==> inputs of job 7323 <==
==> flow/design.v (excerpt) <==
module sample_dsp(
	input         clk_20M,
	input         rst_n,
	input         WR,
	input         RD,
	input         CS0,
	input  [7:0]  DSP_Add,
	input  [15:0] DSP_Data_in,
	output [15:0] DSP_Data_out,
	output        DSP_Data_oe,
	input  [6:0]  chAn,
	input  [6:0]  chBn,
	input  [15:0] data_in,
	input         busy0,
	output [3:0]  LED,
	output        cs0_n,
	output        cs1_n,
	output        convst,
	output        enc_rst
);
export LEC_CHECK = 0
export ABC_AREA = 1
export CAP_MARGIN = 20
export CORE_MARGIN = 2
export CORE_UTILIZATION = 72
export CTS_CLUSTER_DIAMETER = 211
export CTS_CLUSTER_SIZE = 13
export PLACE_DENSITY_LB_ADDON = 0.28
export SETUP_SLACK_MARGIN = 0.64
export SLEW_MARGIN = 20
create_clock -name core_clock -period 2.47 [get_ports {clk_20M}]
run.sh (not shown) runs the stock make flow with config.mk's settings and CLKGATE_MAP_FILE=.
==> job 9907: changes against job 7323 <==
Settings changed: ABC_AREA 1 to not set, CORE_UTILIZATION 72 to 40, CTS_CLUSTER_DIAMETER 211 to not set, CTS_CLUSTER_SIZE 13 to not set, PLACE_DENSITY_LB_ADDON 0.28 to not set, SETUP_SLACK_MARGIN 0.64 to not set.
==> flow/constraint.sdc (replaced) <==
create_clock -name core_clock -period 4.43 [get_ports {clk_20M}]
set_input_delay 0.8860 -clock core_clock [delete_from_list [all_inputs] [get_ports {clk_20M}]]
set_output_delay 0.8860 -clock core_clock [all_outputs]
set_load 0.01 [all_outputs]
==> job 8024: changes against job 7323 <==
Settings changed: ABC_AREA 1 to not set, CAP_MARGIN 20 to 5, CTS_CLUSTER_DIAMETER 211 to 88, CTS_CLUSTER_SIZE 13 to not set, PLACE_DENSITY set to 0.67, PLACE_DENSITY_LB_ADDON 0.28 to not set, SETUP_SLACK_MARGIN 0.64 to 0.88.
==> flow/constraint.sdc (replaced) <==
create_clock -name core_clock -period 3.56 [get_ports {clk_20M}]
set_input_delay 0.7120 -clock core_clock [delete_from_list [all_inputs] [get_ports {clk_20M}]]
set_output_delay 0.7120 -clock core_clock [all_outputs]
set_load 0.01 [all_outputs]
==> job 1291: changes against job 7323 <==
Settings changed: CORE_ASPECT_RATIO set to 0.5, CTS_CLUSTER_DIAMETER 211 to 399, CTS_CLUSTER_SIZE 13 to 100, HOLD_SLACK_MARGIN set to 0.29, PLACE_DENSITY set to 0.39, PLACE_DENSITY_LB_ADDON 0.28 to not set, SETUP_SLACK_MARGIN 0.64 to 0.67.
==> flow/constraint.sdc (replaced) <==
create_clock -name core_clock -period 2.26 [get_ports {clk_20M}]
set_input_delay 0.4520 -clock core_clock [delete_from_list [all_inputs] [get_ports {clk_20M}]]
set_output_delay 0.4520 -clock core_clock [all_outputs]
set_load 0.01 [all_outputs]
==> results <==
| quantity | job 9907 | job 1291 | job 8024 | job 7323 |
|---|---|---|---|---|
| Status | finished clean | aborted with a tool error | complete, but fails checks | aborted with a tool error |
| Failing step | - | 5_1_grt | - | 5_1_grt |
| Reasons for failing layout checks | - | - | negative setup slack | - |
| Net switching fraction of the power | 26.8% | - | 28.6% | - |
| Core utilization at floorplan | 40.2% | 73.6% | 72.8% | 72.8% |
| Area taken by flip-flops and latches | 14900 um^2 | - | 14900 um^2 | - |
| Post-detailed-route DRC marker count | 0 | - | 0 | - |
| P_seq | 7.40 mW | - | 9.35 mW | - |
| Post_cts resized | 0 | 395 | 154 | 812 |
| Overall die height | 280 um | 151 um | 210 um | 212 um |
| Non-filler cells, final | 3814 | - | 3567 | - |
| Clock tree from TritonCTS | built | - | built | - |
| Routed via count | 22200 | - | 26300 | - |
| Synthesized net count | 2900 | 4180 | 2900 | 4180 |
| Instance area after placement | 32500 um^2 | 35200 um^2 | 32800 um^2 | 34400 um^2 |
| Number of cells traversed by the worst register-to-register path | 17 | - | 16 | - |
| Cell count listed in synth_stat.txt | 2726 | 4006 | 2726 | 4006 |
| TritonCTS buffer count | 68 | 9 | 58 | 51 |
| Non-Clock Buffer Area Fraction | 4.31% | - | 8.95% | - |
| Area of the multi-input gates | 14700 um^2 | - | 16200 um^2 | - |
No activity file was given, so power comes from the tool's default toggle rates.
